==> inputs of willow <==
==> flow/design.v <==
module circle(input logic clk, input logic rst_n, input logic [2:0] colour,
              input logic [7:0] centre_x, input logic [6:0] centre_y, input logic [7:0] radius,
              input logic start, output logic done,
              output logic [7:0] vga_x, output logic [6:0] vga_y,
              output logic [2:0] vga_colour, output logic vga_plot);
logic y_increment, x_increment, crit1_increment, crit2_increment, loop_start, plot;
logic [9:0] offset_x, next_vgax, offset_y, next_vgay, crit;
logic [3:0] state, next_state, which_octant; 
assign vga_colour = colour; 
localparam x_dimension = 159; 
localparam y_dimension = 119;  
localparam RESET = 4'b0000;
localparam START_DRAWING = 4'b0001;
localparam BIG_LOOP = 4'b0010;
localparam OCTANT_1 = 4'b0011;
localparam OCTANT_2 = 4'b0100;
localparam OCTANT_3 = 4'b0101;
localparam OCTANT_4 = 4'b0110;
localparam OCTANT_5 = 4'b0111;
localparam OCTANT_6 = 4'b1000;
localparam OCTANT_7 = 4'b1001;
localparam OCTANT_8 = 4'b1010;
localparam INCREMENT_Y = 4'b1011;
localparam INCREMENT_CRIT1 = 4'b1100;
localparam INCREMENT_CRIT2 = 4'b1101;
localparam DONE_ALL = 4'b1110;
always_ff @(posedge clk or negedge rst_n) begin 
	if(!rst_n) state = RESET; 
	else state = next_state; 
end  
always_comb begin 
	if (plot ==1 && $signed(next_vgax) >= 0 && $signed(next_vgax) <= x_dimension && $signed(next_vgay) >= 0 && $signed(next_vgay) <= y_dimension)
		vga_plot = 1;
	else vga_plot = 0;
end
always_ff @(posedge clk) begin
	if(loop_start == 1) offset_y <= 10'd0; 
	else if (y_increment) offset_y <= offset_y + 10'd1;
	else offset_y <= offset_y;
end
always_ff @ (posedge clk) begin
	if(loop_start == 1) offset_x <= radius;
	else if (x_increment) offset_x <= offset_x - 10'd1;
	else offset_x <= offset_x;
end
always_ff @ (posedge clk) begin
	if(loop_start == 1) crit <= 10'd1 - radius;
	else if (crit1_increment) crit <= crit + (10'd2 * offset_y) + 10'd1; 
	else if (crit2_increment) crit <= crit + (10'd2 * (offset_y - offset_x)) + 10'd1;
	else crit <= crit;
end  
always_ff @(posedge clk) begin 
	if (loop_start == 1) begin
		next_vgax = centre_x + radius;
		next_vgay = centre_y; end
	else
	case(which_octant) 
	4'd1: begin
		next_vgax = centre_x + offset_x;
		next_vgay = centre_y + offset_y; end
	4'd2: begin
		next_vgax = centre_x + offset_y;
		next_vgay = centre_y + offset_x; end
	4'd3: begin
		next_vgax = centre_x - offset_x;
		next_vgay = centre_y + offset_y; end
	4'd4: begin
		next_vgax = centre_x - offset_y;
		next_vgay = centre_y + offset_x; end
	4'd5: begin
		next_vgax = centre_x - offset_x;
		next_vgay = centre_y - offset_y; end
	4'd6: begin
		next_vgax = centre_x - offset_y;
		next_vgay = centre_y - offset_x; end
	4'd7: begin
		next_vgax = centre_x + offset_x;
		next_vgay = centre_y - offset_y; end
	4'd8: begin
		next_vgax = centre_x + offset_y;
		next_vgay = centre_y - offset_x; end
	default:  begin
		next_vgax = next_vgax;
		next_vgay = next_vgay; end
	endcase
end  
assign vga_x = next_vgax[7:0];
assign vga_y = next_vgay[6:0];
always_comb begin
	case(state)
	RESET: begin
		if (start) begin
			next_state = START_DRAWING; 
			end
		else next_state = RESET;
		end
	START_DRAWING: begin 
			next_state = BIG_LOOP; end 
	BIG_LOOP: begin  
			if ($signed(offset_y) <= $signed(offset_x)) next_state = OCTANT_1;  
			else next_state = DONE_ALL; 
		end
	OCTANT_1: next_state = OCTANT_2; 
	OCTANT_2: next_state = OCTANT_3;  
	OCTANT_3: next_state = OCTANT_4; 
	OCTANT_4: next_state = OCTANT_5; 
	OCTANT_5: next_state = OCTANT_6; 
	OCTANT_6: next_state = OCTANT_7;  
	OCTANT_7: next_state = OCTANT_8; 
	OCTANT_8: next_state = INCREMENT_Y; 
	INCREMENT_Y: next_state = INCREMENT_CRIT1; 
	INCREMENT_CRIT1: begin 
		if($signed(crit) <= 0) next_state = BIG_LOOP; 
		else next_state = INCREMENT_CRIT2;  
		end
	INCREMENT_CRIT2: next_state = BIG_LOOP; 
	DONE_ALL: next_state = DONE_ALL;  
	default: next_state = RESET;  
	endcase
end  
always_comb begin
	case(state) 
	RESET: begin
		loop_start = 0;
		which_octant = 0;
		plot = 0;
		x_increment = 0;
		y_increment = 0;
		crit1_increment = 0;
		crit2_increment  = 0;
		done = 0;
		end
	START_DRAWING: begin
		loop_start = 1;
		which_octant = 0;
		plot = 0;
		x_increment = 0;
		y_increment = 0;
		crit1_increment = 0;
		crit2_increment  = 0;
		done = 0;
		end
	BIG_LOOP: begin
		loop_start = 0;
		which_octant = 0;
		plot = 0;
		x_increment = 0;
		y_increment = 0;
		crit1_increment = 0;
		crit2_increment  = 0;
		done = 0;
		end
	OCTANT_1: begin
		loop_start = 0;
		which_octant = 4'd1;
		plot = 1;
		x_increment = 0;
		y_increment = 0;
		crit1_increment = 0;
		crit2_increment  = 0;
		done = 0;
		end
	OCTANT_2: begin
		loop_start = 0;
		which_octant = 4'd2;
		plot = 1;
		x_increment = 0;
		y_increment = 0;
		crit1_increment = 0;
		crit2_increment  = 0;
		done = 0;
		end
	OCTANT_3: begin
		loop_start = 0;
		which_octant = 4'd3;
		plot = 1;
		x_increment = 0;
		y_increment = 0;
		crit1_increment = 0;
		crit2_increment  = 0;
		done = 0;
		end
	OCTANT_4: begin
		loop_start = 0;
		which_octant = 4'd4;
		plot = 1;
		x_increment = 0;
		y_increment = 0;
		crit1_increment = 0;
		crit2_increment  = 0;
		done = 0;
		end
	OCTANT_5: begin
		loop_start = 0;
		which_octant = 4'd5;
		plot = 1;
		x_increment = 0;
		y_increment = 0;
		crit1_increment = 0;
		crit2_increment  = 0;
		done = 0;
		end
	OCTANT_6: begin
		loop_start = 0;
		which_octant = 4'd6;
		plot = 1;
		x_increment = 0;
		y_increment = 0;
		crit1_increment = 0;
		crit2_increment  = 0;
		done = 0;
		end
	OCTANT_7: begin
		loop_start = 0;
		which_octant = 4'd7;
		plot = 1;
		x_increment = 0;
		y_increment = 0;
		crit1_increment = 0;
		crit2_increment  = 0;
		done = 0;
		end
	OCTANT_8: begin
		loop_start = 0;
		which_octant = 4'd8;
		plot = 1;
		x_increment = 0;
		y_increment = 0;
		crit1_increment = 0;
		crit2_increment  = 0;
		done = 0;
		end
	INCREMENT_Y: begin
		loop_start = 0;
		which_octant = 4'd8;
		plot = 1;
		x_increment = 0;
		y_increment = 1;
		crit1_increment = 0;
		crit2_increment  = 0;
		done = 0;
		end
	INCREMENT_CRIT1: begin
		if($signed(crit) <= 0) begin crit1_increment = 1; x_increment = 0; end 
		else begin x_increment = 1; crit1_increment = 0; end  
		loop_start = 0;
		which_octant = 0;
		plot = 0;
		y_increment = 0;
		crit2_increment  = 0;
		done = 0;
		end
	INCREMENT_CRIT2: begin
		loop_start = 0;
		which_octant = 0;
		plot = 0;
		x_increment = 0;
		y_increment = 0;
		crit1_increment = 0;
		crit2_increment  = 1;
		done = 0;
		end
	DONE_ALL: begin
		loop_start = 0;
		which_octant = 0;
		plot = 0;
		x_increment = 0;
		y_increment = 0;
		crit1_increment = 0;
		crit2_increment  = 0;
		done = 1;
		end
	default:  begin
		loop_start = 0;
		which_octant = 0;
		plot = 0;
		x_increment = 0;
		y_increment = 0;
		crit1_increment = 0;
		crit2_increment  = 0;
		done = 0;
		end
	endcase
end  
endmodule
module reuleaux(input logic clk, input logic rst_n, input logic [2:0] colour,
                input logic [7:0] centre_x, input logic [6:0] centre_y, input logic [7:0] diameter,
                input logic start, output logic done,
                output logic [7:0] vga_x, output logic [6:0] vga_y,
                output logic [2:0] vga_colour, output logic vga_plot);
localparam RESET = 4'b0000;
localparam CIRCLE_1 = 4'b0001;
localparam CIRCLE_2 = 4'b0010;
localparam CIRCLE_3 = 4'b0011;
localparam DONE = 4'b0100;
logic [7:0] corner_x1, corner_y1, corner_x2, corner_y2, corner_x3, corner_y3;
logic circle_1_start, circle_2_start, circle_3_start, circle_1_done, circle_2_done, circle_3_done, circle_1_plot, circle_2_plot, circle_3_plot; 
logic [7:0] circle_1_x, circle_2_x, circle_3_x;
logic [6:0] circle_1_y, circle_2_y, circle_3_y;
logic [3:0] state, next_state;
logic [2:0] circle_1_colour_out, circle_2_colour_out, circle_3_colour_out;
assign vga_colour = colour; 
assign corner_x1 = centre_x + (diameter / 2); 
assign corner_y1 = centre_y + (((diameter * 978122)/564719)/6);
assign corner_x2 = centre_x - (diameter / 2);
assign corner_y2 = centre_y + (((diameter * 978122)/564719)/6);
assign corner_x3 = centre_x;
assign corner_y3 = centre_y - (((diameter * 978122)/564719)/3);
circle circle_1(.clk(clk), .rst_n(rst_n),  .colour(colour),
	.centre_x(corner_x1), .centre_y(corner_y1), .radius(diameter),
	 .start(circle_1_start), .done(circle_1_done), .vga_x(circle_1_x), .vga_y(circle_1_y), 
	.vga_colour(circle_1_colour_out), .vga_plot(circle_1_plot) );
circle circle_2(.clk(clk), .rst_n(rst_n),  .colour(colour),
	.centre_x(corner_x2), .centre_y(corner_y2), .radius(diameter),
	 .start(circle_2_start), .done(circle_2_done), .vga_x(circle_2_x), .vga_y(circle_2_y), 
	.vga_colour(circle_2_colour_out), .vga_plot(circle_2_plot) );
circle circle_3(.clk(clk), .rst_n(rst_n),  .colour(colour),
	.centre_x(corner_x3), .centre_y(corner_y3), .radius(diameter),
	 .start(circle_3_start), .done(circle_3_done), .vga_x(circle_3_x), .vga_y(circle_3_y), 
	.vga_colour(circle_3_colour_out), .vga_plot(circle_3_plot) );
always_comb begin 
	if (circle_1_plot ==1 
			&& $signed(circle_1_x) >= $signed(0) 
			&& $signed(circle_1_x) <= $signed(corner_x3) 
			&& (circle_1_y) >= (corner_y3) 
			&& (circle_1_y) <= (corner_y2) 
		) begin
		vga_x = circle_1_x;
		vga_y = circle_1_y;
		vga_plot = circle_1_plot;
		end
	else if (circle_2_plot == 1 
			&& $signed(circle_2_x) >= $signed(corner_x3)
			&& $signed(circle_2_x) <= $signed(corner_x1) 
			&& (circle_2_y) >= (corner_y3) 
			&& (circle_2_y) <= (corner_y1) 
		) begin
		vga_x = circle_2_x;
		vga_y = circle_2_y;
		vga_plot = circle_2_plot;
		end
	else if (circle_3_plot == 1
			&& $signed(circle_3_x) >= $signed(corner_x2)
			&& $signed(circle_3_x) <= $signed(corner_x1)
			&& (circle_3_y) >= (corner_y3) 
			&& (circle_3_y) <= (corner_y1 + diameter) 
			) begin
		vga_x = circle_3_x;
		vga_y = circle_3_y;
		vga_plot = circle_3_plot;
		end
	else begin 
		vga_x = 0;
		vga_y = 0;
		vga_plot = 0;
		end
end
always_ff @(posedge clk or negedge rst_n) begin 
	if(!rst_n) state = RESET; 
	else state = next_state; 
end  
always_comb begin
	case(state)
	RESET: begin
		if (start) next_state = CIRCLE_1;
		else next_state = RESET;
		end
	CIRCLE_1: begin
		if (circle_1_done) next_state = CIRCLE_2;
		else next_state = CIRCLE_1;
		end
	CIRCLE_2: begin
		if (circle_2_done) next_state = CIRCLE_3;
		else next_state = CIRCLE_2;
		end
	CIRCLE_3: begin
		if (circle_3_done) next_state = DONE;
		else next_state = CIRCLE_3;
		end
	DONE: next_state = DONE;
	default: next_state = RESET;
	endcase
end
always_comb begin  
	case(state)
	RESET: begin
		circle_1_start = 0;
		circle_2_start = 0;
		circle_3_start = 0;
		done = 0; end
	CIRCLE_1:  begin
		circle_1_start = 1;
		circle_2_start = 0;
		circle_3_start = 0;
		done = 0; end
	CIRCLE_2: begin
		circle_1_start = 0;
		circle_2_start = 1;
		circle_3_start = 0;
		done = 0; end
	CIRCLE_3: begin
		circle_1_start = 0;
		circle_2_start = 0;
		circle_3_start = 1;
		done = 0; end
	DONE: begin
		circle_1_start = 0;
		circle_2_start = 0;
		circle_3_start = 0;
		done = 1; end
	default:  begin
		circle_1_start = 0;
		circle_2_start = 0;
		circle_3_start = 0;
		done = 0; end
	endcase
end  
endmodule
==> flow/run.sh <==
#!/bin/bash
# the make line also repeats each setting of config.mk as NAME=value (left out here)
make -C /OpenROAD-flow-scripts/flow DESIGN_CONFIG=/design/flow/config.mk WORK_HOME=/design/flow/orfs CLKGATE_MAP_FILE= finish
==> flow/config.mk <==
export PLATFORM = sky130hd
export DESIGN_NAME = reuleaux
export DESIGN_NICKNAME = reuleaux
export VERILOG_FILES = /design/flow/design.v
export SDC_FILE = /design/flow/constraint.sdc
export NUM_CORES = 4
export LEC_CHECK = 0
export ABC_AREA = 1
export CAP_MARGIN = 20
export CORE_MARGIN = 2
export CORE_UTILIZATION = 40
export CTS_CLUSTER_DIAMETER = 324
export CTS_CLUSTER_SIZE = 99
export SETUP_SLACK_MARGIN = -0.55
export SLEW_MARGIN = 20
==> flow/constraint.sdc <==
create_clock -name core_clock -period 34.0 [get_ports {clk}]
set_input_delay 6.8000 -clock core_clock [delete_from_list [all_inputs] [get_ports {clk}]]
set_output_delay 6.8000 -clock core_clock [all_outputs]
set_load 0.01 [all_outputs]
==> umber (differences from willow) <==
--- a/flow/config.mk
+++ b/flow/config.mk
@@ -5,11 +5,12 @@
 export SDC_FILE = /design/flow/constraint.sdc
 export NUM_CORES = 4
 export LEC_CHECK = 0
-export ABC_AREA = 1
+export ABC_AREA = 0
 export CAP_MARGIN = 20
-export CORE_MARGIN = 2
+export CORE_MARGIN = 10
 export CORE_UTILIZATION = 40
 export CTS_CLUSTER_DIAMETER = 324
 export CTS_CLUSTER_SIZE = 99
 export SETUP_SLACK_MARGIN = -0.55
 export SLEW_MARGIN = 20
+export TNS_END_PERCENT = 5
==> pepper (differences from willow) <==
==> flow/config.mk (replaced) <==
export PLATFORM = sky130hd
export DESIGN_NAME = reuleaux
export DESIGN_NICKNAME = reuleaux
export VERILOG_FILES = /design/flow/design.v
export SDC_FILE = /design/flow/constraint.sdc
export NUM_CORES = 4
export LEC_CHECK = 0
export ABC_AREA = 1
export CAP_MARGIN = 5
export CORE_MARGIN = 2
export CORE_UTILIZATION = 65
export SLEW_MARGIN = 20
export TNS_END_PERCENT = 5
==> flow/constraint.sdc (replaced) <==
create_clock -name core_clock -period 22.1 [get_ports {clk}]
set_input_delay 4.4200 -clock core_clock [delete_from_list [all_inputs] [get_ports {clk}]]
set_output_delay 4.4200 -clock core_clock [all_outputs]
set_load 0.01 [all_outputs]
==> delta (differences from willow) <==
--- a/flow/config.mk
+++ b/flow/config.mk
@@ -7,9 +7,11 @@
 export LEC_CHECK = 0
 export ABC_AREA = 1
 export CAP_MARGIN = 20
-export CORE_MARGIN = 2
+export CORE_MARGIN = 10
 export CORE_UTILIZATION = 40
-export CTS_CLUSTER_DIAMETER = 324
+export CTS_CLUSTER_DIAMETER = 74
 export CTS_CLUSTER_SIZE = 99
+export PLACE_DENSITY = 0.86
 export SETUP_SLACK_MARGIN = -0.55
 export SLEW_MARGIN = 20
+export TNS_END_PERCENT = 5
==> results.txt <==
Physical design

The run finished with no timing, DRC or antenna violations. For the worst setup path, the data arrival time is 25.96 ns. Per the timing report, the achievable frequency comes out to 30.5 MHz. The relative max-transition margin stands at 0.288.

The critical path ends at vga_x[4].
[end of results for willow]
==> results.txt <==
Physical design

The run finished with no timing, DRC or antenna violations. The relative max-transition margin stands at 0.307. OpenSTA lists the critical path endpoint as vga_y[0].
[end of results for umber]
==> results.txt <==
Physical design

A clean result was blocked by negative setup slack. Following the worst setup path forward leads to its endpoint at vga_x[7]. The final tally of setup violations stands at 16. The run finished, with violations left.

The final timing report gives a worst setup slack of -2.50 ns. The highest clock rate this design can be run at is 40.6 MHz.
[end of results for pepper]
==> results.txt <==
Physical design

According to the I/O placement log, the pin count is 49. The flow ran to the end and the layout has no timing, DRC or antenna violations. For the worst setup path, the data arrival time is 26.01 ns. According to the timing report, the critical path is captured at vga_y[1]. The worst pin sits at a relative slew slack of 0.195.

The routed length per instance stands at 16.0 microns.
[end of results for delta]
